## flow/run.sh

```bash
#!/bin/bash
# the make line also repeats each setting of config.mk as NAME=value (left out here)
make -C /OpenROAD-flow-scripts/flow DESIGN_CONFIG=/design/flow/config.mk WORK_HOME=/design/flow/orfs CLKGATE_MAP_FILE= finish
```

## flow/config.mk

```make
export PLATFORM = sky130hd
export DESIGN_NAME = vga
export DESIGN_NICKNAME = vga
export VERILOG_FILES = /design/flow/design.v
export SDC_FILE = /design/flow/constraint.sdc
export NUM_CORES = 4
export LEC_CHECK = 0
export CAP_MARGIN = 20
export CORE_MARGIN = 2
export CORE_UTILIZATION = 72
export CTS_CLUSTER_SIZE = 37
export PLACE_DENSITY_LB_ADDON = 0.04
export SETUP_SLACK_MARGIN = 1.3
export SLEW_MARGIN = 20
```

## flow/constraint.sdc

```tcl
create_clock -name core_clock -period 4.38 [get_ports {clk}]
set_input_delay 0.8760 -clock core_clock [delete_from_list [all_inputs] [get_ports {clk}]]
set_output_delay 0.8760 -clock core_clock [all_outputs]
set_load 0.01 [all_outputs]
```

## flow/design.v

```verilog
`timescale 1ns / 1ps
module clock(clk, reset, freq, clk_en);
	input clk;
	input reset;
	input [31:0] freq;
	output clk_en;
	reg clk_temp;
	reg [26:0] counter;
	wire [26:0]	cycles;
	assign clk_en = clk_temp;
	assign cycles = (100000000 / freq) - 1;
	always @ (posedge clk) begin
		if (reset) begin
			counter <= 0;
			clk_temp <= 0;
		end
		else begin
		counter <= counter + 1;
		if (counter == cycles) begin
			clk_temp <= 1;
			counter <= 0;
		end
		else
			clk_temp <= 0;
		end
	end
endmodule
`timescale 1ns / 1ps
module hvsync_generator(clk, reset, en, vga_h_sync, vga_v_sync, inDisplayArea, CounterX, CounterY);
input clk;
input reset;
input en;
output vga_h_sync, vga_v_sync;
output reg inDisplayArea;
output [9:0] CounterX;
output [9:0] CounterY;
reg [9:0] CountX;
reg [9:0] CountY;
assign CounterX = PixelX;
assign CounterY = PixelY;
reg [9:0] PixelX;
reg [9:0] PixelY;
parameter CountXmaxed = 799;  
parameter CountYmaxed = 524;  
parameter hpulse = 96; 	 
parameter vpulse = 2; 	 
parameter hbp = 144; 	 
parameter hfp = 784; 	 
parameter vbp = 35; 		 
parameter vfp = 515; 	 
always @(posedge clk)
	if (reset) begin
		CountX <= 0;
		CountY <= 0;
	end
	else if (en)
	if(CountX < CountXmaxed)
		CountX <= CountX + 1;
	else 	
	begin
		CountX <= 0;
		if (CountY < CountYmaxed)
			CountY <= CountY + 1;
		else
			CountY <= 0;
	end
assign vga_h_sync = (CountX < hpulse) ? 0:1;
assign vga_v_sync = (CountY < vpulse) ? 0:1;
always @(posedge clk)
	if (reset) begin
		inDisplayArea <= 0;
		PixelX <= 0;
		PixelY <= 0;
	end
	else if (en)
	if(CountX >= hbp && CountX < hfp && CountY >= vbp && CountY < vfp) begin
		inDisplayArea <= 1;
		PixelX <= CountX - hbp;
		PixelY <= CountY - vbp;
	end
	else begin
		inDisplayArea <= 0;
		PixelX <= 0;
		PixelY <= 0;
	end
endmodule
`timescale 1ns / 1ps
module pieces(encoding, PixelX, PixelY, display);
	input [41:0] encoding;
	input [9:0] PixelX;
	input [9:0] PixelY;
	output display;
	reg [5:0] coordinate;
	always @* begin
		coordinate <= ((PixelX-145) / 50) + 7 * ((PixelY-90) / 50);
	end
	assign display = encoding[coordinate];
endmodule
`timescale 1ns / 1ps
module finish(encoding, pos, done);
	input [41:0] encoding;
	input [5:0] pos;
	output reg done;
	always @* begin
		if (encoding[pos+1] && encoding[pos+2] && encoding[pos+3] && (pos%7 < 4))
			done <= 1;
		else if (encoding[pos-1] && encoding[pos+1] && encoding[pos+2] && (pos%7 < 5) && (pos%7 > 0))
			done <= 1;
		else if (encoding[pos-2] && encoding[pos-1] && encoding[pos+1] && (pos%7 < 6) && (pos%7 > 1))
			done <= 1;
		else if (encoding[pos-3] && encoding[pos-2] && encoding[pos-1] && (pos%7 > 2))
			done <= 1;
		else if (encoding[pos+7] && encoding[pos+14] && encoding[pos+21] && (pos < 21))
			done <= 1;
		else if (encoding[pos+8] && encoding[pos+16] && encoding[pos+24] && (pos%7 < 4) && (pos < 21))
			done <= 1;
		else if (encoding[pos-8] && encoding[pos+8] && encoding[pos+16] && (pos%7 < 5) && (pos%7 > 0) && (pos < 28) && (pos > 6))
			done <= 1;
		else if (encoding[pos-16] && encoding[pos-8] && encoding[pos+8] && (pos%7 < 6) && (pos%7 > 1) && (pos < 35) && (pos > 13))
			done <= 1;
		else if (encoding[pos-24] && encoding[pos-16] && encoding[pos-8] && (pos%7 > 2) && (pos > 20))
			done <= 1;
		else if (encoding[pos+6] && encoding[pos+12] && encoding[pos+18] && (pos%7 > 2) && (pos < 21))
			done <= 1;
		else if (encoding[pos-6] && encoding[pos+6] && encoding[pos+12] && (pos%7 > 1) && (pos%7 < 6) && (pos < 28) && (pos > 6))
			done <= 1;
		else if (encoding[pos-12] && encoding[pos-6] && encoding[pos+6] && (pos%7 > 0) && (pos%7 < 5) && (pos < 35) && (pos > 13))
			done <= 1;
		else if (encoding[pos-18] && encoding[pos-12] && encoding[pos-6] && (pos%7 < 4) && (pos > 20))
			done <= 1;
		else 
			done <= 0;
	end
endmodule
`timescale 1ns / 1ps
module vga(clk, rst, reset, btnL, btnR, btnD, vga_h_sync, vga_v_sync, vga_R, vga_G, vga_B);
	input clk, rst, reset, btnL, btnR, btnD;
	output vga_h_sync, vga_v_sync;
	output [2:0] vga_R;
	output [2:0] vga_G;
	output [1:0] vga_B;
	wire inDisplayArea;
	wire [9:0] PixelX;
	wire [9:0] PixelY;
	wire clk_px;
	wire rDisplay, yDisplay, rFinish, yFinish;
	clock clkpx (.clk(clk), .reset(rst), .freq(25000000), .clk_en(clk_px));
	hvsync_generator syncgen(.clk(clk), .reset(rst), .en(clk_px), .vga_h_sync(vga_h_sync), .vga_v_sync(vga_v_sync), 
	.inDisplayArea(inDisplayArea), .CounterX(PixelX), .CounterY(PixelY));
	reg [41:0] red;
	reg [41:0] ylw;
	reg [3:0] col;
	reg [2:0] columnA;
	reg [2:0] columnB;
	reg [2:0] columnC;
	reg [2:0] columnD;
	reg [2:0] columnE;
	reg [2:0] columnF;
	reg [2:0] columnG;
	reg player;
	reg [5:0] coordinate;
	reg [5:0] prev_coordinate;
	reg [2:0] height;
	reg winner;
	reg rw;
	reg yw;
	pieces redpieces (.encoding(red_q), .PixelX(PixelX), .PixelY(PixelY), .display(rDisplay));
	pieces ylwpieces (.encoding(ylw_q), .PixelX(PixelX), .PixelY(PixelY), .display(yDisplay));
	finish rwins (.encoding(red_q), .pos(coordinate_q), .done(rFinish));
	finish ywins (.encoding(ylw_q), .pos(coordinate_q), .done(yFinish));
	reg [2:0] vga_R;
	reg [2:0] vga_G;
	reg [1:0] vga_B;
	always @(posedge clk) begin
		if (rst) begin
			vga_R = 3'b000;
			vga_G = 3'b000;
			vga_B = 2'b00;
		end
		else if(inDisplayArea) begin
			if (PixelX > 145 && PixelX < 495 && PixelY > 40 && PixelY < 90 &&
				(PixelX - 145 > col_q * 50) && (PixelX - 145 < (col_q+1) * 50)) begin
				if (player_q) begin
					vga_R = 3'b111;
					vga_G = 3'b000;
					vga_B = 2'b00;
				end
				else begin
					vga_R = 3'b111;
					vga_G = 3'b111;
					vga_B = 2'b00;
				end
			end
			else if (PixelX >= 145 && PixelX <= 495 && PixelY >= 90 && PixelY <= 390) begin
				if ((PixelX-45) % 50 == 0 || (PixelY-40) %50 == 0) begin
					vga_R = 3'b000;
					vga_G = 3'b000;
					vga_B = 2'b00;
				end
				else if (rDisplay) begin
					vga_R = 3'b111;
					vga_G = 3'b000;
					vga_B = 2'b00;
				end
				else if (yDisplay) begin
					vga_R = 3'b111;
					vga_G = 3'b111;
					vga_B = 2'b00;
				end
				else begin
					vga_R = 3'b000;
					vga_G = 3'b111;
					vga_B = 2'b11;
				end
			end
			else begin
				if (PixelX > 545 && PixelX < 595 && PixelY > 340 && PixelY < 390)
					if (rw_q) begin
						vga_R = 3'b111;
						vga_G = 3'b000;
						vga_B = 2'b00;
					end
					else if (yw_q) begin
						vga_R = 3'b111;
						vga_G = 3'b111;
						vga_B = 2'b00;
					end
					else begin
						vga_R = 3'b000;
						vga_G = 3'b111;
						vga_B = 2'b00;
					end
				else begin
					vga_R = 3'b111;
					vga_G = 3'b111;
					vga_B = 2'b11;
				end
			end
		end
		else begin
			vga_R = 3'b000;
			vga_G = 3'b000;
			vga_B = 2'b00;
		end
	end
	localparam DIV_BITS = 6;
	wire [DIV_BITS:0] clk_dv_inc;
	reg [DIV_BITS-1:0]  clk_dv;
   reg         clk_en;
   reg         clk_en_d;
   assign clk_dv_inc = clk_dv + 1;
   always @ (posedge clk) begin
		if (rst) begin
			clk_dv   <= 0;
			clk_en   <= 0;
			clk_en_d <= 0;
		end
		else begin
			clk_dv   <= clk_dv_inc[DIV_BITS-1:0];
			clk_en   <= clk_dv_inc[DIV_BITS];
			clk_en_d <= clk_en;
		end
	end
	reg [3:0]   step_reset;
	reg [3:0]	step_left;
	reg [3:0]	step_right;
	reg [3:0]	step_down;
   always @ (posedge clk)
		if (rst)
		begin
			step_reset <= 4'b0;
			step_left  <= 4'b0;
			step_right <= 4'b0;
			step_down  <= 4'b0;
		end
		else if (clk_en)
		begin
			step_reset[3:0]  <= {reset, step_reset[3:1]};
			step_left[3:0]  <= {btnL, step_left[3:1]};
			step_right[3:0]  <= {btnR, step_right[3:1]};
			step_down[3:0]  <= {btnD, step_down[3:1]};
		end
	reg [41:0] red_q;
	reg [41:0] ylw_q;
	reg [3:0] col_q;
	reg player_q;
	reg [5:0] coordinate_q;
	reg rw_q;
	reg yw_q;
	always @ (posedge clk) begin
		red = red_q;
		ylw = ylw_q;
		col = col_q;
		player = player_q;
		coordinate = coordinate_q;
		rw = rw_q;
		yw = yw_q;
		if (rst) begin
			red = 42'b0000111_0000000_0000000_0000000_0000000_0000000;
			ylw = 42'b0000000_0000111_0000000_0000000_0000000_0000000;
			col = 3;
			columnA = 2;
			columnB = 2;
			columnC = 2;
			columnD = 0;
			columnE = 0;
			columnF = 0;
			columnG = 0;
			player = 1;
			winner = 0;
			coordinate = 0;
			rw = 0;
			yw = 0;
		end
		else if(~step_reset[0] & step_reset[1] & step_reset[2] & clk_en_d) begin
			red = 42'b0;
			ylw = 42'b0;
			col = 3;
			columnA = 0;
			columnB = 0;
			columnC = 0;
			columnD = 0;
			columnE = 0;
			columnF = 0;
			columnG = 0;
			player = 1;
			winner = 0;
			coordinate = 0;
			rw = 0;
			yw = 0;
		end
		else if(~step_left[0] & step_left[1] & step_left[2] & clk_en_d) begin
			if (col == 0)
				col = 0;
			else
				col = col - 1;
		end
		else if(~step_right[0] & step_right[1] & step_right[2] & clk_en_d) begin
			if (col == 6)
				col = 6;
			else
				col = col + 1;
		end
		else if(~step_down[0] & step_down[1] & step_down[2] & clk_en_d) begin
			case (col)
				0 : height = columnA;
				1 : height = columnB;
				2 : height = columnC;
				3 : height = columnD;
				4 : height = columnE;
				5 : height = columnF;
				6 : height = columnG;
				default : height = 0;
			endcase
			if (height == 6)
				;
			else begin
				coordinate = col + 7*(5-height);
				if (player) begin
					red[coordinate] = 1;
				end
				else begin
					ylw[coordinate] = 1;
				end
				player = ~player;
				case (col)
					0 : columnA = height + 1;
					1 : columnB = height + 1;
					2 : columnC = height + 1;
					3 : columnD = height + 1;
					4 : columnE = height + 1;
					5 : columnF = height + 1;
					6 : columnG = height + 1;
					default : ;
				endcase
			end
			if (~winner) 
				if(rFinish && player) begin
					rw = 1;
					winner =1;
				end
				else if (yFinish && ~player) begin
					yw = 1;
					winner =1;
				end
		end
		red_q <= red;
		ylw_q <= ylw;
		col_q <= col;
		player_q <= player;
		coordinate_q <= coordinate;
		rw_q <= rw;
		yw_q <= yw;
	end
endmodule
```

==> results of run 1 <==
## repair_timing
item | in CTS
setup buffers | 51
pin swaps | 77
resized | 236
gates cloned | 5
endpoints found under the setup margin | 118
## per-layer routing
layer	overflow	track usage, %
met5	7	42.52
met4	75	84.96
met3	20	70.95
met2	85	95.67
met1	7	83.11
## stage by stage
step / total power [mW] / instances / instance area, sq um / hold WS [ns]
after floorplan: 2.050 / 2813 / 24060 / 0.4021
after global placement: 2.066 / 3521 / 27440 / 0.4129
after detailed placement: 2.070 / 3521 / 27440 / 0.4384
after CTS: 4.021 / 3618 / 29820 / 0.4921
==> results.json, run 1 <==
{
  "synth_chip_area_sq_mm": 0.02313,
  "ys_sh_aoi_pct": 21.23,
  "area_leaders": "dfxtp_1 19%, mux4_2 13%, ha_1 7.3%",
  "async_flop_share_pct": 0,
  "ys_sh_mux_pct": 21.02,
  "ys_top_logic_family": "AND-OR/OR-AND gates",
  "ff_type": "dfxtp_1",
  "synthTopCellsByCount": "344 x nor2_1, 237 x a21oi_1, 233 x nand2_1",
  "netlist.area_leader.share_pct": 18.61,
  "h-tree-depth": 1,
  "synth_warnings": 5,
  "cts_sinks": 215,
  "fp.dieH_microns": 183.2,
  "netlist_instances": 2813,
  "root_buffer": "clkbuf_16",
  "core_sq_mm": 0.03156,
  "ys_cells": 2813,
  "xor_share_pct": 5.924,
  "ios": 16,
  "failed_stage": "5_1_grt",
  "yosysMostFrequentCell": "nor2_1",
  "io_buffers": 15,
  "top_area_cell": "dfxtp_1",
  "synth_adder_area_share_pct": 8.558,
  "synth_seq_share_pct": 18.61,
  "place_congestion": 1.026,
  "grt.total_usage_pct": 83.11,
  "dp.final_hpwl_mm": 62.09,
  "row_count": 65,
  "ys_types": 111,
  "die_x_microns": 183.2,
  "firstError": "[ERROR GRT-0116] Global routing finished with congestion. Check the congestion regions in the DRC Viewer.",
  "edf_count": 0,
  "dp_slack_ns": -3.115,
  "dieArea_sq_mm": 0.03357,
  "cts_hold_buf": 0,
  "grt-ovfl-total": 194,
  "cts_buffer_depth": 3,
  "cts_inserted_buffers": 23,
  "initCoreUtil_pct": 73.30,
  "netlist_area_sq_mm": 0.02313,
  "avgSynthCellArea_sq_um": 8.222,
  "status": "did not finish",
  "ys_sh_simple_pct": 19.89,
  "synth-seq-cells": 215,
  "syn_nets": 2966
}
==> inputs of run 2 (changes only) <==
- ABC_AREA: not set -> 1
- CORE_UTILIZATION: 72 -> 70
- CTS_CLUSTER_SIZE: 37 -> 90
- PLACE_DENSITY_LB_ADDON: 0.04 -> 0.28
- SETUP_SLACK_MARGIN: 1.3 -> -0.42
- clock period: 4.38 -> 5.9 ns (I/O delays scaled with it)
==> results.json, run 2 <==
{
  "hold_path_end": "columnF[0]",
  "clkPwrFrac_pct": 51.1,
  "ys_cells": 3731,
  "cts_buffer_depth": 3,
  "internal_power_mw": 2.398,
  "row_count": 65,
  "synthTopCellsByCount": "886 x nand2_1, 442 x inv_1, 342 x o21ai_0",
  "grt.total_usage_pct": 46.15,
  "crit_family": "simple AND/OR/NAND/NOR gates",
  "hold_class": "register to register",
  "synth_adder_area_share_pct": 8.591,
  "skew_ns": 0.01738,
  "setup_viol": 22,
  "vias": 26860,
  "finalHoldViolCount": 0,
  "ys_types": 77,
  "worst_pin_slew_ns": 1.360,
  "fmax_ghz": 0.1473,
  "netlist_instances": 3731,
  "worstHoldStart": "columnF[0]",
  "seq_power_share_pct": 47.2,
  "drt_iter0_markers": 3932,
  "ir_drop_mv": 0.2527,
  "fin_crit_sh_pct": 115.1,
  "syn_nets": 3884,
  "cap_violations": 0,
  "p_sw_share_pct": 22.43,
  "top_area_cell": "dfxtp_1",
  "ant_nets": 0,
  "period_minus_slack_ns": 6.790,
  "r2r-start": "syncgen.PixelY[1]",
  "pwr-share-comb_pct": 1.7,
  "leakagePower_nw": 11.54,
  "slowest_delay_ns": 0.68,
  "clkTransAtPathRegs_ns": 0.07,
  "rsz0062_at_grt": "true",
  "timing.critical_path.mode_cell": "nand2_2",
  "xor_share_pct": 3.878,
  "io_buffers": 15,
  "cts_sinks": 215,
  "place_area_sq_mm": 0.02362,
  "p_per_area_mw_per_mm2": 124.2,
  "netlist.area_leader.share_pct": 19.17,
  "grt_pass1_vias": 24930,
  "warning_count": 85,
  "status": "finished with violations",
  "clock_power_mw": 1.58,
  "ys_top_logic_family": "simple AND/OR/NAND/NOR gates",
  "synth-seq-cells": 215,
  "worstHoldPathCells": 2,
  "ys_sh_mux_pct": 0.2674,
  "path_class": "register to register",
  "fin_area_sq_mm": 0.02489,
  "cts_hold_buf": 0,
  "cp-end-kind": "register",
  "netlist_area_sq_mm": 0.02246,
  "root_buffer": "clkbuf_16",
  "avgViaCountPerCell": 6.389,
  "antenna_found_initial": 2,
  "async_flop_share_pct": 0,
  "place_congestion": 1.103,
  "grt-ovfl-total": 0,
  "synth_seq_share_pct": 19.17,
  "top_power_group": "clock",
  "edf_count": 0,
  "avgSynthCellArea_sq_um": 6.019,
  "worst-path-stages": 48,
  "cts_tree": "done",
  "cp-start-kind": "register",
  "syn2layout_area_growth_pct": 10.83,
  "core_sq_mm": 0.03156,
  "cp_max_fo": 6,
  "drtPass1Iterations": 14,
  "fp.dieH_microns": 183.1,
  "switchingPower_mw": 0.6935,
  "critPathBufInv": 9,
  "cp-startpoint": "syncgen.PixelY[1]",
  "clk_latency_ns": 0.55,
  "area_leaders": "dfxtp_1 19%, nand2_1 15%, o21ai_0 7.6%",
  "drc": 0,
  "synth_chip_area_sq_mm": 0.02246,
  "ys_sh_aoi_pct": 22.20,
  "ff_type": "dfxtp_1",
  "h-tree-depth": 1,
  "tns_ns": -3.816,
  "dp.final_hpwl_mm": 58.64,
  "fin_nets": 3936,
  "initCoreUtil_pct": 71.17,
  "dieArea_sq_mm": 0.03353,
  "cpMaxStageDelayCell": "fa_2",
  "fillCellCount": 2380,
  "r2r_end": "vga_G[1]",
  "yosysMostFrequentCell": "nand2_1",
  "p_seq_mw": 1.46,
  "die_x_microns": 183.1,
  "ys_sh_simple_pct": 34.99,
  "slew_headroom_pct": 8.396,
  "worstSetupEndpoint": "vga_G[1]",
  "wl_mm": 80.87,
  "so_faults": "negative setup slack",
  "grt_pass1_wl_mm": 125.7,
  "reg2reg_depth": 48,
  "synth_warnings": 5,
  "fin_ws_ns": -0.8896,
  "arrival_ns": 7.27,
  "critical_path_required_ns": 6.38,
  "combinationalPower_mw": 0.0518,
  "grt_max_degree": 106,
  "wl_per_cell_microns": 19.24,
  "cts_inserted_buffers": 24,
  "slew_violations": 0,
  "ios": 16,
  "ff2ff_setup_slack_ns": -0.89
}
-- run 2: per-stage QoR --
step / std cells / util [%] / power (mW) / hold slack [ns] / setup slack, ns
2_1_floorplan: 3731 / - / 1.526 / 0.4021 / -0.4711
3_3_place_gp: 4141 / 74.87 / 1.538 / 0.4141 / -0.4412
3_5_place_dp: 4141 / 74.87 / 1.541 / 0.4313 / -0.7887
4_1_cts: 4189 / 77.71 / 3.079 / 0.4578 / -0.6467
5_1_grt: 4201 / 78.85 / 3.155 / 0.4889 / -1.227
6_report: 4203 / 78.87 / 3.092 / 0.4603 / -0.8896
-- run 2: what timing repair did --
item	in CTS	in global routing
resized	10	68
endpoints found under the setup margin	3	4
setup buffers	10	10
pin swaps	10	29
-- run 2: layout make-up --
type,instances,area [sq um],share of cell area [%]
multi-input combinational,2886,16040,64.46
sequential,215,4315,17.34
inverter,483,1839,7.390
timing repair buffer,173,1368,5.495
clock buffer,31,666.9,2.680
tap,402,503.0,2.021
clock inverter,11,148.9,0.5983
antenna,2,5.005,0.02011
-- run 2: metal layers --
metal,global-route usage [%],share of wire [%],up-vias
met2,73.85,44,1828
met5,1.185,0.080,-
met4,36.51,9.3,4
li1,-,-,12460
met1,50.36,35,12010
met3,15.11,12,560
==> inputs of run 3 (changes only) <==
- ABC_AREA: 1 -> not set
- CORE_UTILIZATION: 70 -> 40
- CTS_CLUSTER_SIZE: 90 -> not set
- PLACE_DENSITY_LB_ADDON: 0.28 -> not set
- SETUP_SLACK_MARGIN: -0.42 -> 0.72
- clock period: 5.9 -> 9.52 ns (I/O delays scaled with it)
==> results.json, run 3 <==
{
  "rsz0062_at_grt": "false",
  "hold_path_end": "clk_dv[0]",
  "place_area_sq_mm": 0.02379,
  "clk_latency_ns": 0.56,
  "avgSynthCellArea_sq_um": 8.222,
  "ant_nets": 0,
  "drc": 0,
  "drt_iter0_markers": 1907,
  "fin_area_sq_mm": 0.02486,
  "cp_max_fo": 13,
  "combinationalPower_mw": 0.0279,
  "grt_max_degree": 108,
  "clkTransAtPathRegs_ns": 0.07,
  "leakagePower_nw": 9.127,
  "crit_family": "AND-OR/OR-AND gates",
  "drtPass1Iterations": 6,
  "ys_sh_simple_pct": 19.89,
  "slew_headroom_pct": 28.06,
  "seq_power_share_pct": 44.4,
  "die_x_microns": 244.5,
  "ff_type": "dfxtp_1",
  "slowest_delay_ns": 0.52,
  "worstHoldPathCells": 1,
  "fin_nets": 2876,
  "fmax_ghz": 0.1204,
  "p_per_area_mw_per_mm2": 82.00,
  "wl_per_cell_microns": 20.44,
  "netlist_area_sq_mm": 0.02313,
  "cp-end-kind": "register",
  "setup_viol": 0,
  "finalHoldViolCount": 0,
  "r2r_end": "vga_B[0]",
  "drt-met1-wl_mm": 31.48,
  "slew_violations": 0,
  "fillCellCount": 5767,
  "cts_hold_buf": 0,
  "critPathBufInv": 3,
  "arrival_ns": 8.78,
  "synth_warnings": 5,
  "ff2ff_setup_slack_ns": 1.21,
  "worstSetupEndpoint": "vga_B[0]",
  "logic_area_sq_mm": 0.01780,
  "grt_pass1_vias": 20630,
  "async_flop_share_pct": 0,
  "period_minus_slack_ns": 8.306,
  "syn_nets": 2966,
  "vias": 21780,
  "h-tree-depth": 1,
  "io_buffers": 15,
  "netlist.area_leader.share_pct": 18.61,
  "power.total_mw": 2.039,
  "fin_crit_sh_pct": 87.25,
  "warning_count": 80,
  "grt_pass1_wl_mm": 114.9,
  "synth_seq_share_pct": 18.61,
  "met3WireLength_mm": 5.848,
  "worstHoldStart": "clk_dv[0]",
  "area_leaders": "dfxtp_1 19%, mux4_2 13%, ha_1 7.3%",
  "seq_area_sq_mm": 0.004315,
  "r2r-start": "syncgen.PixelY[1]",
  "skew_ns": 0.01527,
  "initCoreUtil_pct": 40.24,
  "ys_sh_mux_pct": 21.02,
  "synth-seq-cells": 215,
  "ios": 16,
  "cp-startpoint": "syncgen.PixelY[1]",
  "dieArea_sq_mm": 0.05976,
  "clock_power_mw": 1.11,
  "reg2reg_depth": 31,
  "cts_sinks": 215,
  "p_seq_mw": 0.904,
  "synth_adder_area_share_pct": 8.558,
  "cpMaxStageDelayCell": "fa_1",
  "root_buffer": "clkbuf_16",
  "worst-path-stages": 31,
  "post-route-util_pct": 43.25,
  "ys_cells": 2813,
  "wl_met2_mm": 32.39,
  "internal_power_mw": 1.603,
  "grt-ovfl-total": 0,
  "row_count": 88,
  "fp.dieH_microns": 244.5,
  "path_class": "register to register",
  "cap_violations": 0,
  "netlist_instances": 2813,
  "place_congestion": 0.9369,
  "highest_layer": "met4",
  "cts_inserted_buffers": 24,
  "hold_class": "register to register",
  "cts_buffer_depth": 3,
  "worst_pin_slew_ns": 1.075,
  "top_area_cell": "dfxtp_1",
  "switchingPower_mw": 0.4353,
  "cp-start-kind": "register",
  "tns_ns": 0,
  "status": "finished clean",
  "top_power_group": "clock",
  "xor_share_pct": 5.924,
  "ys_top_logic_family": "AND-OR/OR-AND gates",
  "synth_chip_area_sq_mm": 0.02313,
  "pwr-share-comb_pct": 1.4,
  "clkPwrFrac_pct": 54.3,
  "p_sw_share_pct": 21.35,
  "antenna_found_initial": 1,
  "yosysMostFrequentCell": "nor2_1",
  "synthTopCellsByCount": "344 x nor2_1, 237 x a21oi_1, 233 x nand2_1",
  "whs_ns": 0.4441,
  "syn2layout_area_growth_pct": 7.487,
  "core_sq_mm": 0.05748,
  "ys_types": 111,
  "avgViaCountPerCell": 6.213,
  "antenna-diode-count": 0,
  "grt.total_usage_pct": 23.49,
  "dp.final_hpwl_mm": 53.21,
  "edf_count": 0,
  "critical_path_required_ns": 9.99,
  "wl_mm": 71.65,
  "cts_tree": "done",
  "ys_sh_aoi_pct": 21.23,
  "ir_drop_mv": 0.1684
}
[run 3: metal layers]
| layer | vias to the layer above | track usage (%) |
|---|---|---|
| li1 | 10220 | - |
| met5 | - | 0 |
| met1 | 10530 | 32.31 |
| met2 | 897 | 37.98 |
| met3 | 128 | 3.841 |
| met4 | 0 | 6.528 |
[run 3: cell type report]
cell class | instances | share of cell area [%]
clock inverters | 16 | 1.248
repair buffers | 54 | 1.812
flip-flops and latches | 215 | 17.36
multi-input cells | 2328 | 71.59
clock buffers | 27 | 2.627
well taps | 765 | 3.850
inverters | 100 | 1.510
[run 3: repair_timing]
action | 4_1_cts | 5_1_grt
pin swaps | 0 | 1
buffers inserted | 0 | 3
endpoints found under the hold margin | 0 | 0
endpoints found under the setup margin | 1 | 3
resized | 2 | 8
[run 3: per-stage QoR]
step,setup WS (ns),cells
final,1.214,3505
after global routing,0.7490,3505
after CTS,0.8984,3501
after detailed placement,0.7467,3458
after global placement,1.044,3458
after floorplan,1.300,2813
==> inputs of run 4 (changes only) <==
- ABC_AREA: not set -> 1
- CORE_UTILIZATION: 40 -> 72
- PLACE_DENSITY_LB_ADDON: not set -> 0.21
- SETUP_SLACK_MARGIN: 0.72 -> 1.31
- clock period: 9.52 -> 6.88 ns (I/O delays scaled with it)
==> results.json, run 4 <==
{
  "cpMaxStageDelayCell": "fa_2",
  "ys_top_logic_family": "simple AND/OR/NAND/NOR gates",
  "r2r-start": "syncgen.PixelY[1]",
  "ys_cells": 3731,
  "vias": 27550,
  "place_area_sq_mm": 0.02290,
  "synthTopCellsByCount": "886 x nand2_1, 442 x inv_1, 342 x o21ai_0",
  "fin_ws_ns": -0.6344,
  "combinationalPower_mw": 0.0450,
  "edf_count": 0,
  "root_buffer": "clkbuf_16",
  "cp-start-kind": "register",
  "hold_class": "register to register",
  "cts_sinks": 215,
  "pwr-share-comb_pct": 1.7,
  "fmax_ghz": 0.1331,
  "die_x_microns": 180.6,
  "arrival_ns": 7.94,
  "setup_viol": 3,
  "synth_adder_area_share_pct": 8.591,
  "dp.final_hpwl_mm": 57.47,
  "r2r_end": "vga_G[1]",
  "clk_latency_ns": 0.54,
  "avgViaCountPerCell": 6.639,
  "area_leaders": "dfxtp_1 19%, nand2_1 15%, o21ai_0 7.6%",
  "crit_family": "simple AND/OR/NAND/NOR gates",
  "worst-path-stages": 48,
  "top_area_cell": "dfxtp_1",
  "seq_area_sq_mm": 0.004343,
  "cap_violations": 0,
  "netlist.area_leader.share_pct": 19.17,
  "fin_crit_sh_pct": 109.2,
  "internal_power_mw": 2.038,
  "io_buffers": 15,
  "slew_violations": 0,
  "p_sw_share_pct": 22.57,
  "ys_sh_mux_pct": 0.2674,
  "cts_hold_buf": 0,
  "top_power_group": "clock",
  "antenna_found_initial": 2,
  "ir_drop_mv": 0.2270,
  "so_faults": "negative setup slack",
  "grt_pass1_vias": 25140,
  "grt_pass1_wl_mm": 126.1,
  "fin_area_sq_mm": 0.02479,
  "row_count": 64,
  "grt-ovfl-total": 0,
  "fillCellCount": 2118,
  "ys_sh_aoi_pct": 22.20,
  "worstHoldPathCells": 1,
  "cts_buffer_depth": 3,
  "ys_types": 77,
  "cp-end-kind": "register",
  "worstHoldStart": "clk_dv[0]",
  "cp-startpoint": "syncgen.PixelY[1]",
  "period_minus_slack_ns": 7.514,
  "async_flop_share_pct": 0,
  "netlist_area_sq_mm": 0.02246,
  "hold_path_end": "clk_dv[0]",
  "clock_power_mw": 1.34,
  "reg2reg_depth": 48,
  "core_sq_mm": 0.03067,
  "grt_max_degree": 113,
  "wl_mm": 83.94,
  "cts_tree": "done",
  "clkPwrFrac_pct": 50.8,
  "timing.critical_path.mode_cell": "nand2_2",
  "grt.total_usage_pct": 46.70,
  "netlist_instances": 3731,
  "syn2layout_area_growth_pct": 10.39,
  "worstSetupEndpoint": "vga_G[1]",
  "synth-seq-cells": 215,
  "syn_nets": 3884,
  "cp_max_fo": 8,
  "status": "finished with violations",
  "drtPass1Iterations": 21,
  "logic_area_sq_mm": 0.01627,
  "p_seq_mw": 1.25,
  "wl_per_cell_microns": 20.23,
  "ys_sh_simple_pct": 34.99,
  "synth_seq_share_pct": 19.17,
  "fp.dieH_microns": 180.6,
  "fin_nets": 3888,
  "ant_nets": 0,
  "leakagePower_nw": 11.33,
  "h-tree-depth": 1,
  "dp.cells": 4040,
  "ff_type": "dfxtp_1",
  "clkTransAtPathRegs_ns": 0.06,
  "place_congestion": 1.159,
  "drt_iter0_markers": 4538,
  "synth_warnings": 5,
  "critPathBufInv": 10,
  "final_cells": 4149,
  "switchingPower_mw": 0.5942,
  "warning_count": 85,
  "ios": 16,
  "drc": 0,
  "slew_headroom_pct": 34.84,
  "skew_ns": 0.02719,
  "cts_inserted_buffers": 24,
  "yosysMostFrequentCell": "nand2_1",
  "xor_share_pct": 3.878,
  "avgSynthCellArea_sq_um": 6.019,
  "dieArea_sq_mm": 0.03262,
  "p_per_area_mw_per_mm2": 106.2,
  "initCoreUtil_pct": 73.22,
  "seq_power_share_pct": 47.4,
  "worst_pin_slew_ns": 0.9738,
  "slowest_delay_ns": 0.71,
  "path_class": "register to register",
  "synth_chip_area_sq_mm": 0.02246,
  "ff2ff_setup_slack_ns": -0.63,
  "critical_path_required_ns": 7.30,
  "finalHoldViolCount": 0,
  "rsz0062_at_grt": "true"
}
==> run 4: per-stage QoR <==
step           utilization, %  TNS [ns]  power [mW]  hold WS, ns  setup slack, ns
4_1_cts                 78.67         0       2.617       0.4466           0.1847
3_5_place_dp            74.65   -0.5147       1.322       0.4324          -0.2641
2_1_floorplan               -         0       1.309       0.4021           0.5138
5_1_grt                 80.82    -2.333       2.676       0.4832          -0.8156
6_report                80.83    -1.818       2.632       0.4454          -0.6344
3_3_place_gp            74.65  -0.01041       1.320       0.4182         -0.01041
==> run 4: area by class of cell <==
class | count | share of cell area (%)
multi-input combinational | 2887 | 65.61
sequential | 215 | 17.52
inverter | 483 | 7.475
timing repair buffer | 124 | 4.113
clock buffer | 31 | 2.776
tap | 396 | 1.999
clock inverter | 12 | 0.4946
antenna | 1 | 0.01009
==> run 4: repair_timing <==
action                                  in CTS  in global routing
cloned                                       0                  1
pin swaps                                   32                 45
endpoints found under the hold margin        0                  0
gates resized                               39                108
setup buffers                               34                 30
endpoints found under the setup margin      75                 90
==> run 4: layer usage <==
layer | track usage [%] | part of all wire (%) | vias to the layer above | wire, microns
li1 | - | - | 12370 | -
met1 | 54.80 | 35 | 12250 | 29000
met2 | 75.82 | 43 | 2216 | 36200
met3 | 11.42 | 13 | 706 | 10980
met4 | 30.71 | 9.2 | 2 | 7737
met5 | 1.037 | 0.020 | - | 17
==> inputs of run 5 (changes only) <==
- CORE_UTILIZATION: 72 -> 70
- PLACE_DENSITY_LB_ADDON: 0.21 -> 0.28
- SETUP_SLACK_MARGIN: 1.31 -> not set
- clock period: 6.88 -> 6.89 ns (I/O delays scaled with it)
==> results.json, run 5 <==
{
  "ff_type": "dfxtp_1",
  "r2r_end": "vga_B[0]",
  "grt.total_usage_pct": 46.12,
  "ir_drop_mv": 0.2805,
  "cpMaxStageDelayCell": "fa_1",
  "post-route-util_pct": 77.43,
  "so_faults": "negative setup slack",
  "drc": 0,
  "worst_pin_slew_ns": 1.268,
  "async_flop_share_pct": 0,
  "place_congestion": 1.121,
  "avgViaCountPerCell": 6.560,
  "p_sw_share_pct": 22.59,
  "critical_path_required_ns": 7.37,
  "ys_cells": 3731,
  "p_per_area_mw_per_mm2": 110.4,
  "fin_ws_ns": -0.3228,
  "fmax_ghz": 0.1386,
  "ant_nets": 0,
  "clock_power_mw": 1.40,
  "ys_sh_simple_pct": 34.99,
  "h-tree-depth": 1,
  "vias": 27090,
  "drt_iter0_markers": 3871,
  "worst-path-stages": 46,
  "ys_types": 77,
  "hold_class": "register to register",
  "crit_family": "simple AND/OR/NAND/NOR gates",
  "setup_viol": 3,
  "finalHoldViolCount": 0,
  "cp-startpoint": "syncgen.PixelY[4]",
  "cts_inserted_buffers": 24,
  "worstSetupEndpoint": "vga_B[0]",
  "rsz0062_at_grt": "true",
  "seq_power_share_pct": 46.3,
  "netlist.area_leader.share_pct": 19.17,
  "area_leaders": "dfxtp_1 19%, nand2_1 15%, o21ai_0 7.6%",
  "synth_warnings": 5,
  "wl_mm": 83.41,
  "initCoreUtil_pct": 71.17,
  "warning_count": 83,
  "synth_seq_share_pct": 19.17,
  "slew_headroom_pct": 15.15,
  "avgSynthCellArea_sq_um": 6.019,
  "synth_adder_area_share_pct": 8.591,
  "top_area_cell": "dfxtp_1",
  "wl_per_cell_microns": 20.20,
  "dieArea_sq_mm": 0.03353,
  "fp.dieH_microns": 183.1,
  "syn2layout_area_growth_pct": 8.809,
  "cts_buffer_depth": 3,
  "root_buffer": "clkbuf_16",
  "worstHoldPathCells": 1,
  "fin_nets": 3862,
  "grt-ovfl-total": 0,
  "edf_count": 0,
  "ff2ff_setup_slack_ns": -0.32,
  "drtPass1Iterations": 11,
  "r2r-start": "syncgen.PixelY[4]",
  "cap_violations": 0,
  "combinationalPower_mw": 0.0440,
  "switchingPower_mw": 0.6095,
  "path_class": "register to register",
  "cts_tree": "done",
  "grt_pass1_vias": 24670,
  "synth_chip_area_sq_mm": 0.02246,
  "slowest_delay_ns": 0.51,
  "cts_hold_buf": 0,
  "ys_sh_mux_pct": 0.2674,
  "cp_max_fo": 6,
  "hold_path_end": "clk_dv[0]",
  "row_count": 65,
  "p_seq_mw": 1.25,
  "grt_pass1_wl_mm": 124.7,
  "reg2reg_depth": 46,
  "ios": 16,
  "arrival_ns": 7.69,
  "core_sq_mm": 0.03156,
  "clkTransAtPathRegs_ns": 0.06,
  "leakagePower_nw": 11.16,
  "clk_latency_ns": 0.56,
  "netlist_area_sq_mm": 0.02246,
  "io_buffers": 15,
  "skew_ns": 0.03062,
  "antenna_found_initial": 3,
  "xor_share_pct": 3.878,
  "cts_sinks": 215,
  "internal_power_mw": 2.088,
  "pwr-share-comb_pct": 1.6,
  "cp-start-kind": "register",
  "worstHoldStart": "clk_dv[0]",
  "dp.cells": 4048,
  "die_x_microns": 183.1,
  "cp-end-kind": "register",
  "fin_crit_sh_pct": 104.7,
  "yosysMostFrequentCell": "nand2_1",
  "timing.critical_path.mode_cell": "nand2_4",
  "dp_slack_ns": -0.2742,
  "syn_nets": 3884,
  "dp.final_hpwl_mm": 58.27,
  "grt_max_degree": 115,
  "final_cells": 4130,
  "critPathBufInv": 9,
  "status": "finished with violations",
  "period_minus_slack_ns": 7.213,
  "synth-seq-cells": 215,
  "ys_top_logic_family": "simple AND/OR/NAND/NOR gates",
  "clkPwrFrac_pct": 52.0,
  "slew_violations": 0,
  "ys_sh_aoi_pct": 22.20,
  "top_power_group": "clock",
  "netlist_instances": 3731,
  "synthTopCellsByCount": "886 x nand2_1, 442 x inv_1, 342 x o21ai_0"
}
==> run 5: stage by stage <==
stage               instance area (sq um)  hold slack, ns  TNS (ns)  power (mW)
finish                              24430          0.4384   -0.7759       2.698
global route                        24430          0.4753    -1.422       2.753
CTS                                 23780          0.4391         0       2.689
detailed placement                  22850          0.4243   -0.5947       1.319
global placement                    22850          0.4158         0       1.317
floorplan                           22470          0.4021         0       1.307
==> run 5: final cells by class <==
type	count	area [sq um]
antenna	1	2.502
clock buffer	29	649.4
clock inverter	15	219.0
fill	2402	7121
inverter	483	1829
multi-input combinational	2886	16110
sequential	215	4319
tap	402	503.0
timing repair buffer	99	804.5
==> run 5: routing by layer <==
layer  vias to the layer above  track usage [%]  share of wire, %
li1                      12290                -                 -
met2                      1965            74.44                44
met3                       655            13.64                12
met1                     12170            51.91                35
met4                         6            33.63               9.7
met5                         -                0             0.070
==> run 5: what timing repair did <==
item                                    4_1_cts  5_1_grt
gates resized                                 9      101
cloned                                        0        1
endpoints found under the setup margin        3        3
setup buffers                                 4       31
hold endpoints to repair                      0        0
pin swaps                                     4       35
==> inputs of run 6 (changes only) <==
- ABC_AREA: 1 -> 0
- CELL_PAD_IN_SITES_GLOBAL_PLACEMENT: not set -> 1
- CORE_ASPECT_RATIO: not set -> 1.94
- CORE_UTILIZATION: 70 -> 29
- CTS_CLUSTER_DIAMETER: not set -> 324
- CTS_CLUSTER_SIZE: not set -> 17
- GPL_ROUTABILITY_DRIVEN: not set -> 0
- GPL_TIMING_DRIVEN: not set -> 0
- MAX_ROUTING_LAYER: not set -> met4
- MIN_ROUTING_LAYER: not set -> met1
- PLACE_DENSITY_LB_ADDON: 0.28 -> not set
- SETUP_SLACK_MARGIN: not set -> 3.26
- SLEW_MARGIN: 20 -> 5
- TNS_END_PERCENT: not set -> 20
- clock period: 6.89 -> 12.4 ns (I/O delays scaled with it)
==> results.json, run 6 <==
{
  "status": "finished clean",
  "post-route-util_pct": 32.07,
  "grt.met2_usage_pct": 45.97,
  "drtPass1Iterations": 5,
  "grt_max_degree": 18,
  "period_minus_slack_ns": 8.808,
  "critical_path_required_ns": 12.81,
  "fin_nets": 3026,
  "row_count": 144,
  "cts_inserted_buffers": 16,
  "internal_power_mw": 0.9321,
  "ff2ff_setup_slack_ns": 3.59,
  "final_cells": 3898,
  "ios": 16,
  "netlist_area_sq_mm": 0.02313,
  "setup_viol": 0,
  "fillCellCount": 8466,
  "pwr-share-comb_pct": 2.2,
  "reg2reg_depth": 31,
  "r2r_end": "vga_B[0]",
  "dp.final_hpwl_mm": 78.76,
  "syn2layout_area_growth_pct": 9.932,
  "p_seq_mw": 0.694,
  "cp-startpoint": "syncgen.PixelY[2]",
  "slew_violations": 0,
  "cts_tree": "done",
  "tns_ns": 0,
  "clock_power_mw": 0.497,
  "worst-path-stages": 31,
  "synth_chip_area_sq_mm": 0.02313,
  "grt.busiest_layer": "met2",
  "io_buffers": 14,
  "synth_adder_area_share_pct": 8.558,
  "hold_class": "register to register",
  "worstHoldPathCells": 1,
  "synthTopCellsByCount": "344 x nor2_1, 237 x a21oi_1, 233 x nand2_1",
  "area_leaders": "dfxtp_1 19%, mux4_2 13%, ha_1 7.3%",
  "async_flop_share_pct": 0,
  "ir_drop_mv": 0.1027,
  "dieArea_sq_mm": 0.08215,
  "met3_usage_pct": 4.669,
  "cts_sinks": 215,
  "die_x_microns": 206.8,
  "xor_share_pct": 5.924,
  "ant_nets": 0,
  "core_sq_mm": 0.07928,
  "dp_slack_ns": 2.531,
  "syn_nets": 2966,
  "drt_iter0_markers": 1427,
  "grt.total_usage_pct": 25.47,
  "fin_ws_ns": 3.592,
  "fp.dieH_microns": 397.3,
  "ys_cells": 2813,
  "synth-seq-cells": 215,
  "worstHoldStart": "clk_dv[0]",
  "r2r-start": "syncgen.PixelY[2]",
  "edf_count": 0,
  "netlist.area_leader.share_pct": 18.61,
  "ys_sh_aoi_pct": 21.23,
  "avgSynthCellArea_sq_um": 8.222,
  "top_power_group": "registers",
  "arrival_ns": 9.21,
  "h-tree-depth": 1,
  "skew_ns": 0.01641,
  "timing.critical_path.mode_cell": "fa_1",
  "crit_family": "AND-OR/OR-AND gates",
  "seq_area_sq_mm": 0.004304,
  "clkPwrFrac_pct": 40.8,
  "critPathBufInv": 3,
  "ys_types": 111,
  "dp.cells": 3860,
  "rsz0062_at_grt": "true",
  "cpMaxStageDelayCell": "mux4_2",
  "synth_warnings": 5,
  "leakagePower_nw": 9.211,
  "synth_seq_share_pct": 18.61,
  "fmax_ghz": 0.1135,
  "wl_per_cell_microns": 25.74,
  "top_area_cell": "dfxtp_1",
  "p_per_area_mw_per_mm2": 47.87,
  "root_buffer": "clkbuf_16",
  "ff_type": "dfxtp_1",
  "ys_top_logic_family": "AND-OR/OR-AND gates",
  "drc": 0,
  "cp-start-kind": "register",
  "cap_violations": 0,
  "worst_pin_slew_ns": 1.277,
  "cp-end-kind": "register",
  "grt_pass1_vias": 23400,
  "ys_sh_simple_pct": 19.89,
  "combinationalPower_mw": 0.0266,
  "grt-ovfl-total": 0,
  "finalHoldViolCount": 0,
  "warning_count": 81,
  "logic_area_sq_mm": 0.01788,
  "grtUsageMet1_pct": 22.22,
  "vias": 22930,
  "grt_pass1_wl_mm": 150.5,
  "worstSetupEndpoint": "vga_B[0]",
  "ys_sh_mux_pct": 21.02,
  "fin_crit_sh_pct": 71.03,
  "cts_buffer_depth": 3,
  "slew_headroom_pct": 14.87,
  "p_sw_share_pct": 23.42,
  "netlist_instances": 2813,
  "clk_latency_ns": 0.53,
  "cts_hold_buf": 0,
  "switchingPower_mw": 0.2851,
  "yosysMostFrequentCell": "nor2_1",
  "cp_max_fo": 10,
  "wl_mm": 100.3,
  "hold_path_end": "clk_dv[0]",
  "seq_power_share_pct": 57.0,
  "clkTransAtPathRegs_ns": 0.08,
  "path_class": "register to register",
  "antenna_found_initial": 4,
  "slowest_delay_ns": 0.64,
  "initCoreUtil_pct": 29.17,
  "avgViaCountPerCell": 5.883
}
run 6: routing by layer:
layer,up-vias,routed length (microns)
met2,955,52540
met5,-,0
met4,0,11860
met3,473,5563
met1,11000,30370
li1,10500,-
run 6: through the flow:
step                      power, mW  hold slack (ns)  area (sq um)
final                         1.217           0.4387         25430
after floorplan              0.7247           0.4021         23130
after global placement       0.7365           0.4125         24550
after CTS                     1.240           0.4435         25200
after detailed placement     0.7373           0.4283         24720
after global routing          1.261           0.4688         25430
run 6: final cells by class:
| cell class | count | area share [%] |
|---|---|---|
| flip-flops and latches | 215 | 16.93 |
| inverters | 100 | 1.491 |
| well taps | 1022 | 5.029 |
| diodes | 3 | 0.02953 |
| plain buffers | 170 | 2.933 |
| clock buffers | 16 | 1.575 |
| clock inverters | 2 | 0.09842 |
| multi-input cells | 2328 | 70.31 |
| repair buffers | 42 | 1.604 |
run 6: timing repair:
action                                 in CTS  in global routing
setup buffers                               2                  3
pin swaps                                   1                  2
setup endpoints to repair                   6                  5
gates resized                              10                 24
gates cloned                                0                  0
endpoints found under the hold margin       0                  0
==> inputs of run 7 (changes only) <==
- ABC_AREA: 0 -> 1
- CELL_PAD_IN_SITES_GLOBAL_PLACEMENT: 1 -> not set
- CORE_ASPECT_RATIO: 1.94 -> 0.5
- CORE_UTILIZATION: 29 -> 51
- CTS_CLUSTER_DIAMETER: 324 -> 334
- CTS_CLUSTER_SIZE: 17 -> 16
- GPL_ROUTABILITY_DRIVEN: 0 -> not set
- GPL_TIMING_DRIVEN: 0 -> not set
- HOLD_SLACK_MARGIN: not set -> -0.09
- MAX_ROUTING_LAYER: met4 -> not set
- MIN_ROUTING_LAYER: met1 -> not set
- PLACE_DENSITY: not set -> 0.42
- SETUP_SLACK_MARGIN: 3.26 -> not set
- SLEW_MARGIN: 5 -> 20
- TNS_END_PERCENT: 20 -> not set
- clock period: 12.4 -> 10.0 ns (I/O delays scaled with it)
==> results.json, run 7 <==
{
  "initCoreUtil_pct": 51.61,
  "p_seq_mw": 0.860,
  "ys_cells": 3731,
  "drt-met1-wl_mm": 35.65,
  "final_cells": 4234,
  "clk_latency_ns": 0.52,
  "worstSetupEndpoint": "vga_R[1]",
  "grt.total_usage_pct": 32.38,
  "clkTransAtPathRegs_ns": 0.08,
  "netlist_area_sq_mm": 0.02246,
  "worst-path-stages": 53,
  "avgSynthCellArea_sq_um": 6.019,
  "cp-startpoint": "syncgen.PixelY[2]",
  "clock_power_mw": 0.636,
  "path_class": "register to register",
  "cp_max_fo": 11,
  "ys_sh_aoi_pct": 22.20,
  "arrival_ns": 8.60,
  "fmax_ghz": 0.1228,
  "dp.final_hpwl_mm": 58.52,
  "area_leaders": "dfxtp_1 19%, nand2_1 15%, o21ai_0 7.6%",
  "leakagePower_nw": 10.60,
  "ir_drop_mv": 0.1115,
  "rsz0062_at_grt": "false",
  "ant_nets": 0,
  "netlist_instances": 3731,
  "cpMaxStageDelayCell": "dfxtp_1",
  "worstHoldStart": "clk_dv[0]",
  "synth_adder_area_share_pct": 8.591,
  "drt_iter0_markers": 2385,
  "ys_top_logic_family": "simple AND/OR/NAND/NOR gates",
  "period_minus_slack_ns": 8.143,
  "ff2ff_setup_slack_ns": 1.86,
  "tns_ns": 0,
  "internal_power_mw": 1.174,
  "wl_per_cell_microns": 17.95,
  "cap_violations": 0,
  "synth_warnings": 5,
  "combinationalPower_mw": 0.0305,
  "reg2reg_depth": 53,
  "die_x_microns": 300.8,
  "grt-ovfl-total": 0,
  "post-route-util_pct": 53.72,
  "ys_types": 77,
  "ff_type": "dfxtp_1",
  "io_buffers": 15,
  "async_flop_share_pct": 0,
  "cts_hold_buf": 0,
  "dp.cells": 4214,
  "whs_ns": 0.4438,
  "cts_inserted_buffers": 17,
  "cts_buffer_depth": 3,
  "core_sq_mm": 0.04351,
  "cp-end-kind": "register",
  "ys_sh_simple_pct": 34.99,
  "seq_power_share_pct": 56.3,
  "syn_nets": 3884,
  "critPathBufInv": 9,
  "drc": 0,
  "crit_family": "simple AND/OR/NAND/NOR gates",
  "worstHoldPathCells": 1,
  "grt_max_degree": 88,
  "antenna_found_initial": 0,
  "synth-seq-cells": 215,
  "syn2layout_area_growth_pct": 4.084,
  "wl_met2_mm": 31.31,
  "edf_count": 0,
  "avgViaCountPerCell": 5.713,
  "worst_pin_slew_ns": 1.077,
  "drtPass1Iterations": 7,
  "critical_path_required_ns": 10.45,
  "fin_area_sq_mm": 0.02337,
  "xor_share_pct": 3.878,
  "cts_tree": "done",
  "skew_ns": 0.02864,
  "top_power_group": "registers",
  "p_sw_share_pct": 23.04,
  "row_count": 54,
  "antenna-diode-count": 0,
  "root_buffer": "clkbuf_16",
  "met3WireLength_mm": 6.610,
  "synth_seq_share_pct": 19.17,
  "setup_viol": 0,
  "hold_class": "register to register",
  "ios": 16,
  "switchingPower_mw": 0.3517,
  "timing.critical_path.mode_cell": "nand2_1",
  "slew_violations": 0,
  "netlist.area_leader.share_pct": 19.17,
  "clkPwrFrac_pct": 41.7,
  "place_congestion": 1.015,
  "status": "finished clean",
  "fin_crit_sh_pct": 81.43,
  "finalHoldViolCount": 0,
  "p_per_area_mw_per_mm2": 65.29,
  "ctsResizeCount": 0,
  "synthTopCellsByCount": "886 x nand2_1, 442 x inv_1, 342 x o21ai_0",
  "warning_count": 81,
  "top_area_cell": "dfxtp_1",
  "highest_layer": "met4",
  "vias": 24190,
  "hold_path_end": "clk_dv[0]",
  "dieArea_sq_mm": 0.04583,
  "slowest_delay_ns": 0.59,
  "r2r-start": "syncgen.PixelY[2]",
  "fin_nets": 3798,
  "fp.dieH_microns": 152.4,
  "yosysMostFrequentCell": "nand2_1",
  "place_area_sq_mm": 0.02292,
  "cts_sinks": 215,
  "h-tree-depth": 1,
  "pwr-share-comb_pct": 2.0,
  "slew_headroom_pct": 27.47,
  "synth_chip_area_sq_mm": 0.02246,
  "wl_mm": 76.01,
  "cts_setup_buffers": 0,
  "grt_pass1_wl_mm": 120.1,
  "grt_pass1_vias": 21930,
  "r2r_end": "vga_R[1]",
  "ys_sh_mux_pct": 0.2674,
  "cp-start-kind": "register"
}
==> run 7: stage by stage <==
step	power, mW	worst slack, ns
after floorplan	0.9006	3.039
after global placement	0.9099	2.107
after detailed placement	0.9107	1.895
after CTS	1.539	1.850
after global routing	1.569	0.9411
final	1.526	1.857
==> run 7: layout make-up <==
type | count | area, sq um
timing repair buffer | 42 | 352.8
fill | 4679 | 20140
multi-input combinational | 2886 | 15710
tap | 588 | 735.7
clock inverter | 2 | 20.02
sequential | 215 | 4310
clock buffer | 18 | 429.2
inverter | 483 | 1818
==> run 7: layer usage <==
| metal | vias to the layer above | track usage, % |
|---|---|---|
| li1 | 12170 | - |
| met1 | 11030 | 46.27 |
| met2 | 858 | 49.01 |
| met3 | 141 | 6.359 |
| met4 | 0 | 9.595 |
| met5 | - | 0 |
==> inputs of run 8 (changes only) <==
- CORE_ASPECT_RATIO: 0.5 -> not set
- CORE_UTILIZATION: 51 -> 72
- CTS_CLUSTER_DIAMETER: 334 -> not set
- CTS_CLUSTER_SIZE: 16 -> not set
- HOLD_SLACK_MARGIN: -0.09 -> not set
- PLACE_DENSITY: 0.42 -> 0.41
- SETUP_SLACK_MARGIN: not set -> -0.24
- clock period: 10.0 -> 5.82 ns (I/O delays scaled with it)
==> results.json, run 8 <==
{
  "worst-path-stages": 46,
  "setup_viol": 9,
  "row_count": 64,
  "arrival_ns": 8.18,
  "cts_tree": "done",
  "worstSetupEndpoint": "vga_R[1]",
  "rsz0062_at_grt": "true",
  "period_minus_slack_ns": 7.690,
  "edf_count": 0,
  "slew_headroom_pct": 20.62,
  "r2r_end": "vga_R[1]",
  "synth_warnings": 5,
  "status": "finished with violations",
  "synth_chip_area_sq_mm": 0.02246,
  "ff2ff_setup_slack_ns": -1.87,
  "ff_type": "dfxtp_1",
  "cp-startpoint": "syncgen.PixelY[1]",
  "hold_path_end": "clk_dv[0]",
  "fin_crit_sh_pct": 132.1,
  "top_power_group": "clock",
  "cts_hold_buf": 0,
  "ys_sh_aoi_pct": 22.20,
  "dp_slack_ns": -1.001,
  "cpMaxStageDelayCell": "fa_2",
  "so_faults": "negative setup slack",
  "io_buffers": 15,
  "root_buffer": "clkbuf_16",
  "p_per_area_mw_per_mm2": 127.7,
  "cts_sinks": 215,
  "cp_max_fo": 6,
  "path_class": "register to register",
  "ys_types": 77,
  "p_seq_mw": 1.48,
  "h-tree-depth": 1,
  "syn2layout_area_growth_pct": 12.61,
  "avgSynthCellArea_sq_um": 6.019,
  "drt_iter0_markers": 4383,
  "grt_max_degree": 101,
  "vias": 27480,
  "ios": 16,
  "cp-end-kind": "register",
  "crit_family": "simple AND/OR/NAND/NOR gates",
  "cts_buffer_depth": 3,
  "wl_per_cell_microns": 19.41,
  "p_sw_share_pct": 22.29,
  "grt-ovfl-total": 0,
  "grt.total_usage_pct": 46.59,
  "worst_pin_slew_ns": 1.178,
  "warning_count": 86,
  "pwr-share-comb_pct": 1.6,
  "yosysMostFrequentCell": "nand2_1",
  "clkTransAtPathRegs_ns": 0.07,
  "ir_drop_mv": 0.2694,
  "core_sq_mm": 0.03067,
  "worstHoldPathCells": 1,
  "dp.final_hpwl_mm": 56.71,
  "ys_sh_mux_pct": 0.2674,
  "worstHoldStart": "clk_dv[0]",
  "seq_power_share_pct": 45.8,
  "netlist_area_sq_mm": 0.02246,
  "fin_nets": 3965,
  "synthTopCellsByCount": "886 x nand2_1, 442 x inv_1, 342 x o21ai_0",
  "clk_latency_ns": 0.57,
  "clock_power_mw": 1.70,
  "hold_class": "register to register",
  "synth_adder_area_share_pct": 8.591,
  "timing.critical_path.mode_cell": "nand2_2",
  "slowest_delay_ns": 0.64,
  "xor_share_pct": 3.878,
  "cap_violations": 0,
  "die_x_microns": 180.6,
  "fp.dieH_microns": 180.6,
  "ys_top_logic_family": "simple AND/OR/NAND/NOR gates",
  "slew_violations": 0,
  "critical_path_required_ns": 6.31,
  "antenna_found_initial": 3,
  "async_flop_share_pct": 0,
  "power.total_mw": 3.230,
  "post-route-util_pct": 82.45,
  "tns_ns": -5.823,
  "area_leaders": "dfxtp_1 19%, nand2_1 15%, o21ai_0 7.6%",
  "dieArea_sq_mm": 0.03262,
  "ys_cells": 3731,
  "top_area_cell": "dfxtp_1",
  "avgViaCountPerCell": 6.504,
  "ys_sh_simple_pct": 34.99,
  "wl_mm": 82.03,
  "clkPwrFrac_pct": 52.6,
  "netlist.area_leader.share_pct": 19.17,
  "grt_pass1_wl_mm": 125.2,
  "grt_pass1_vias": 25050,
  "switchingPower_mw": 0.7201,
  "synth-seq-cells": 215,
  "netlist_instances": 3731,
  "initCoreUtil_pct": 73.22,
  "cp-start-kind": "register",
  "r2r-start": "syncgen.PixelY[1]",
  "drc": 0,
  "drtPass1Iterations": 28,
  "fillCellCount": 2172,
  "place_congestion": 1.137,
  "combinationalPower_mw": 0.0515,
  "syn_nets": 3884,
  "critPathBufInv": 10,
  "ant_nets": 0,
  "synth_seq_share_pct": 19.17,
  "finalHoldViolCount": 0,
  "skew_ns": 0.04319,
  "reg2reg_depth": 46,
  "cts_inserted_buffers": 25,
  "fin_ws_ns": -1.870,
  "internal_power_mw": 2.510,
  "leakagePower_nw": 11.77,
  "fmax_ghz": 0.1300
}
==> run 8: metrics by stage <==
step / hold WS (ns) / instance area [sq um] / instances
after floorplan: 0.4021 / 22550 / 3731
after global placement: 0.4127 / 23750 / 4147
after detailed placement: 0.4391 / 23760 / 4148
after CTS: 0.4480 / 24890 / 4211
after global routing: 0.4524 / 25290 / 4226
final: 0.4476 / 25290 / 4226
==> run 8: repair_timing <==
item,CTS,global route
pin swaps,36,40
endpoints found under the setup margin,3,56
gates cloned,1,0
setup buffers,18,12
gates resized,32,66
==> run 8: layout make-up <==
type,count,area (sq um),share of cell area (%)
sequential,215,4322,17.09
clock buffer,30,654.4,2.588
antenna,1,2.502,0.009896
timing repair inverter,1,8.758,0.03463
inverter,483,1841,7.278
tap,396,495.5,1.959
multi-input combinational,2886,16130,63.80
clock inverter,14,207.7,0.8213
timing repair buffer,200,1624,6.422
==> run 8: layer usage <==
metal  wire, microns  track usage, %  vias to the layer above
met2           34990           74.12                     2132
met5              13           1.333                        -
li1                -               -                    12510
met3           11060           16.25                      713
met4            7798           31.52                        2
met1           28160           52.51                    12120
==> inputs of run 9 (changes only) <==
- CELL_PAD_IN_SITES_GLOBAL_PLACEMENT: not set -> 0
- CTS_CLUSTER_DIAMETER: not set -> 306
- CTS_CLUSTER_SIZE: not set -> 17
- GPL_TIMING_DRIVEN: not set -> 1
- MAX_ROUTING_LAYER: not set -> met5
- PLACE_DENSITY: 0.41 -> not set
- PLACE_DENSITY_LB_ADDON: not set -> 0.15
- SETUP_SLACK_MARGIN: -0.24 -> 2.21
- TNS_END_PERCENT: not set -> 80
- clock period: 5.82 -> 9.18 ns (I/O delays scaled with it)
==> results.json, run 9 <==
{
  "clock_power_mw": 0.666,
  "avgSynthCellArea_sq_um": 6.019,
  "worstHoldStart": "clk_dv[0]",
  "fmax_ghz": 0.1375,
  "root_buffer": "clkbuf_16",
  "slew_violations": 0,
  "cpMaxStageDelayCell": "fa_1",
  "ys_types": 77,
  "cts_sinks": 215,
  "p_seq_mw": 0.935,
  "ff_type": "dfxtp_1",
  "pwr-share-comb_pct": 2.0,
  "arrival_ns": 7.70,
  "ys_sh_aoi_pct": 22.20,
  "crit_family": "simple AND/OR/NAND/NOR gates",
  "grt.total_usage_pct": 47.34,
  "area_leaders": "dfxtp_1 19%, nand2_1 15%, o21ai_0 7.6%",
  "p_per_area_mw_per_mm2": 68.29,
  "vias": 27010,
  "period_minus_slack_ns": 7.275,
  "cts_inserted_buffers": 16,
  "ys_cells": 3731,
  "synth_adder_area_share_pct": 8.591,
  "initCoreUtil_pct": 73.22,
  "critical_path_required_ns": 9.61,
  "wl_per_cell_microns": 20.43,
  "clkPwrFrac_pct": 40.7,
  "skew_ns": 0.02309,
  "worstHoldPathCells": 1,
  "top_area_cell": "dfxtp_1",
  "internal_power_mw": 1.273,
  "dp.final_hpwl_mm": 59.09,
  "io_buffers": 15,
  "cap_violations": 0,
  "rsz0062_at_grt": "true",
  "ys_top_logic_family": "simple AND/OR/NAND/NOR gates",
  "power.total_mw": 1.635,
  "xor_share_pct": 3.878,
  "tns_ns": 0,
  "r2r_end": "vga_R[1]",
  "clk_latency_ns": 0.50,
  "netlist_instances": 3731,
  "syn_nets": 3884,
  "ys_sh_mux_pct": 0.2674,
  "reg2reg_depth": 41,
  "die_x_microns": 180.6,
  "fin_nets": 3845,
  "synth_warnings": 5,
  "finalHoldViolCount": 0,
  "dp.cells": 4021,
  "grt_pass1_wl_mm": 125.3,
  "dieArea_sq_mm": 0.03262,
  "hold_path_end": "clk_dv[0]",
  "yosysMostFrequentCell": "nand2_1",
  "synthTopCellsByCount": "886 x nand2_1, 442 x inv_1, 342 x o21ai_0",
  "r2r-start": "syncgen.PixelY[2]",
  "row_count": 64,
  "wl_mm": 83.58,
  "cp_max_fo": 6,
  "combinationalPower_mw": 0.0334,
  "synth-seq-cells": 215,
  "fp.dieH_microns": 180.6,
  "switchingPower_mw": 0.3615,
  "ys_sh_simple_pct": 34.99,
  "h-tree-depth": 1,
  "synth_chip_area_sq_mm": 0.02246,
  "worst-path-stages": 41,
  "warning_count": 83,
  "grt_max_degree": 102,
  "final_cells": 4090,
  "status": "finished clean",
  "cts_tree": "done",
  "async_flop_share_pct": 0,
  "cp-startpoint": "syncgen.PixelY[2]",
  "ant_nets": 0,
  "antenna_found_initial": 2,
  "slew_headroom_pct": 21.40,
  "synth_seq_share_pct": 19.17,
  "drtPass1Iterations": 13,
  "ir_drop_mv": 0.2077,
  "syn2layout_area_growth_pct": 6.608,
  "fin_crit_sh_pct": 79.24,
  "netlist_area_sq_mm": 0.02246,
  "top_power_group": "registers",
  "slowest_delay_ns": 0.55,
  "worstSetupEndpoint": "vga_R[1]",
  "grt-ovfl-total": 0,
  "cts_buffer_depth": 3,
  "netlist.area_leader.share_pct": 19.17,
  "ios": 16,
  "cp-end-kind": "register",
  "path_class": "register to register",
  "core_sq_mm": 0.03067,
  "worst_pin_slew_ns": 1.167,
  "drc": 0,
  "p_sw_share_pct": 22.11,
  "hold_class": "register to register",
  "drt_iter0_markers": 4123,
  "leakagePower_nw": 10.92,
  "post-route-util_pct": 78.06,
  "critPathBufInv": 8,
  "grt_pass1_vias": 24320,
  "place_congestion": 1.146,
  "setup_viol": 0,
  "cp-start-kind": "register",
  "edf_count": 0,
  "clkTransAtPathRegs_ns": 0.08,
  "seq_power_share_pct": 57.2,
  "ff2ff_setup_slack_ns": 1.91,
  "avgViaCountPerCell": 6.603
}
## run 9: through the flow
| stage | hold WS (ns) | setup WS (ns) | cell area (sq um) |
|---|---|---|---|
| 6_report | 0.4434 | 1.905 | 23940 |
| 5_1_grt | 0.4604 | 1.497 | 23940 |
| 4_1_cts | 0.4445 | 2.234 | 23260 |
| 3_5_place_dp | 0.4270 | 1.064 | 22680 |
| 3_3_place_gp | 0.4113 | 1.474 | 22680 |
| 2_1_floorplan | 0.4021 | 2.219 | 22460 |
## run 9: layer usage
metal / vias to the layer above / GRT usage [%] / wire length, microns / part of all wire, %
met3: 652 / 16.01 / 11310 / 14
met4: 2 / 34.81 / 8089 / 9.7
li1: 12260 / - / - / -
met2: 2077 / 74.79 / 35890 / 43
met5: - / 0.2963 / 17 / 0.020
met1: 12020 / 53.08 / 28280 / 34
## run 9: area by class of cell
class	instances	area, sq um
inverter	483	1849
timing repair buffer	84	709.4
clock inverter	1	8.758
clock buffer	18	429.2
fill	2366	6729
multi-input combinational	2886	16070
tap	396	495.5
timing repair inverter	6	42.54
sequential	215	4330
antenna	1	2.502
## run 9: timing repair
item / CTS / global route
gates cloned: 3 / 5
setup endpoints to repair: 3 / 12
buffers inserted: 3 / 35
resized: 27 / 92
hold buffers: 0 / 0
pin swaps: 4 / 24
Power and IR drop assume default switching activity.
